// mips
module mips(clk, rstb, mem_wr_data, mem_addr, mem_rd_data, mem_wr_ena, PC);
make LEC_CHECK=0 ABC_AREA=1 CAP_MARGIN=15 CORE_ASPECT_RATIO=0.74 CORE_MARGIN=2 CORE_UTILIZATION=72 CTS_CLUSTER_DIAMETER=74 CTS_CLUSTER_SIZE=79 GPL_TIMING_DRIVEN=1 HOLD_SLACK_MARGIN=0.11 SETUP_SLACK_MARGIN=0.86 SLEW_MARGIN=10 TNS_END_PERCENT=85 finish   # period 6.43 ns
run.sh (not shown) runs the stock make flow with config.mk's settings and CLKGATE_MAP_FILE=.
The first run stopped in global routing (5_1_grt).
Next try:
--- a/flow/config.mk
+++ b/flow/config.mk
@@ -8 +7,0 @@
-export ABC_AREA = 1
@@ -12 +11 @@
-export CORE_UTILIZATION = 72
+export CORE_UTILIZATION = 70
@@ -14 +13 @@
-export CTS_CLUSTER_SIZE = 79
+export CTS_CLUSTER_SIZE = 34
@@ -16 +14,0 @@
-export HOLD_SLACK_MARGIN = 0.11
@@ -18,2 +16,2 @@
-export SLEW_MARGIN = 10
-export TNS_END_PERCENT = 85
+export SLEW_MARGIN = 20
+export TNS_END_PERCENT = 65
==> flow/constraint.sdc (replaced) <==
create_clock -name core_clock -period 7.33 [get_ports {clk}]
set_input_delay 1.4660 -clock core_clock [delete_from_list [all_inputs] [get_ports {clk}]]
set_output_delay 1.4660 -clock core_clock [all_outputs]
set_load 0.01 [all_outputs]
=> The changed run stopped in global routing (5_1_grt) on GRT-0116. Die size rises by 5.2%. Area after synthesis went up by 2.3%. Synthesized cell count came out lower by 25%.
Next try:
==> flow/config.mk (replaced) <==
export PLATFORM = sky130hd
export DESIGN_NAME = mips
export DESIGN_NICKNAME = mips
export VERILOG_FILES = /design/flow/design.v
export SDC_FILE = /design/flow/constraint.sdc
export NUM_CORES = 4
export LEC_CHECK = 0
export CAP_MARGIN = 20
export CORE_MARGIN = 2
export CORE_UTILIZATION = 66
export SLEW_MARGIN = 20
==> flow/constraint.sdc (replaced) <==
create_clock -name core_clock -period 10.5 [get_ports {clk}]
set_input_delay 2.1000 -clock core_clock [delete_from_list [all_inputs] [get_ports {clk}]]
set_output_delay 2.1000 -clock core_clock [all_outputs]
set_load 0.01 [all_outputs]
What happened: The changed run never finished: it broke off in global routing (5_1_grt), error GRT-0116. Synthesized cell count is unchanged. Area after synthesis is unchanged. Die size climbs by 6.0%.
Next try:
--- a/flow/config.mk
+++ b/flow/config.mk
@@ -10 +10,2 @@
-export CORE_UTILIZATION = 66
+export CORE_UTILIZATION = 58
+export SETUP_SLACK_MARGIN = 1.64
@@ -11,0 +13 @@
+export TNS_END_PERCENT = 5
==> flow/constraint.sdc (replaced) <==
create_clock -name core_clock -period 7.14 [get_ports {clk}]
set_input_delay 1.4280 -clock core_clock [delete_from_list [all_inputs] [get_ports {clk}]]
set_output_delay 1.4280 -clock core_clock [all_outputs]
set_load 0.01 [all_outputs]
What happened: Now the flow reached the layout checks and failed them: negative setup slack. Die area is higher by 14%. Synthesized cell count does not change. Synthesized area stays the same.
Next try:
--- a/flow/config.mk
+++ b/flow/config.mk
@@ -11 +11,2 @@
-export SETUP_SLACK_MARGIN = 1.64
+export PLACE_DENSITY = 0.6
+export SETUP_SLACK_MARGIN = 1.35
==> flow/constraint.sdc (replaced) <==
create_clock -name core_clock -period 7.25 [get_ports {clk}]
set_input_delay 1.4500 -clock core_clock [delete_from_list [all_inputs] [get_ports {clk}]]
set_output_delay 1.4500 -clock core_clock [all_outputs]
set_load 0.01 [all_outputs]
Result:
- The changed run produced a layout that fails on negative setup slack
- worst hold slack got worse by 0.0042 ns
- clock-buffer cell count increases by 7
- global-route usage drops by 0.46 points
- synthesized cell count stays the same
- combinational power drops by about 3%
- cell count goes down by about 0.44%
- power decreases by 2.2%
- setup slack gets better by 0.088 ns
- fmax barely changes
- via count goes down by about 0.8%
- utilization drops by 0.86 points
Next try:
--- a/flow/config.mk
+++ b/flow/config.mk
@@ -10,3 +10,3 @@
-export CORE_UTILIZATION = 58
-export PLACE_DENSITY = 0.6
-export SETUP_SLACK_MARGIN = 1.35
+export CORE_UTILIZATION = 66
+export CTS_CLUSTER_DIAMETER = 234
+export SETUP_SLACK_MARGIN = 1.87
==> flow/constraint.sdc (replaced) <==
create_clock -name core_clock -period 12.3 [get_ports {clk}]
set_input_delay 2.4600 -clock core_clock [delete_from_list [all_inputs] [get_ports {clk}]]
set_output_delay 2.4600 -clock core_clock [all_outputs]
set_load 0.01 [all_outputs]
After rerunning: With this change the flow failed in global routing (5_1_grt) on ODB-0269. Synthesized cell count is unchanged. Die area came out lower by roughly a tenth. Area after synthesis is unchanged.
No activity file was given, so power comes from the tool's default toggle rates.
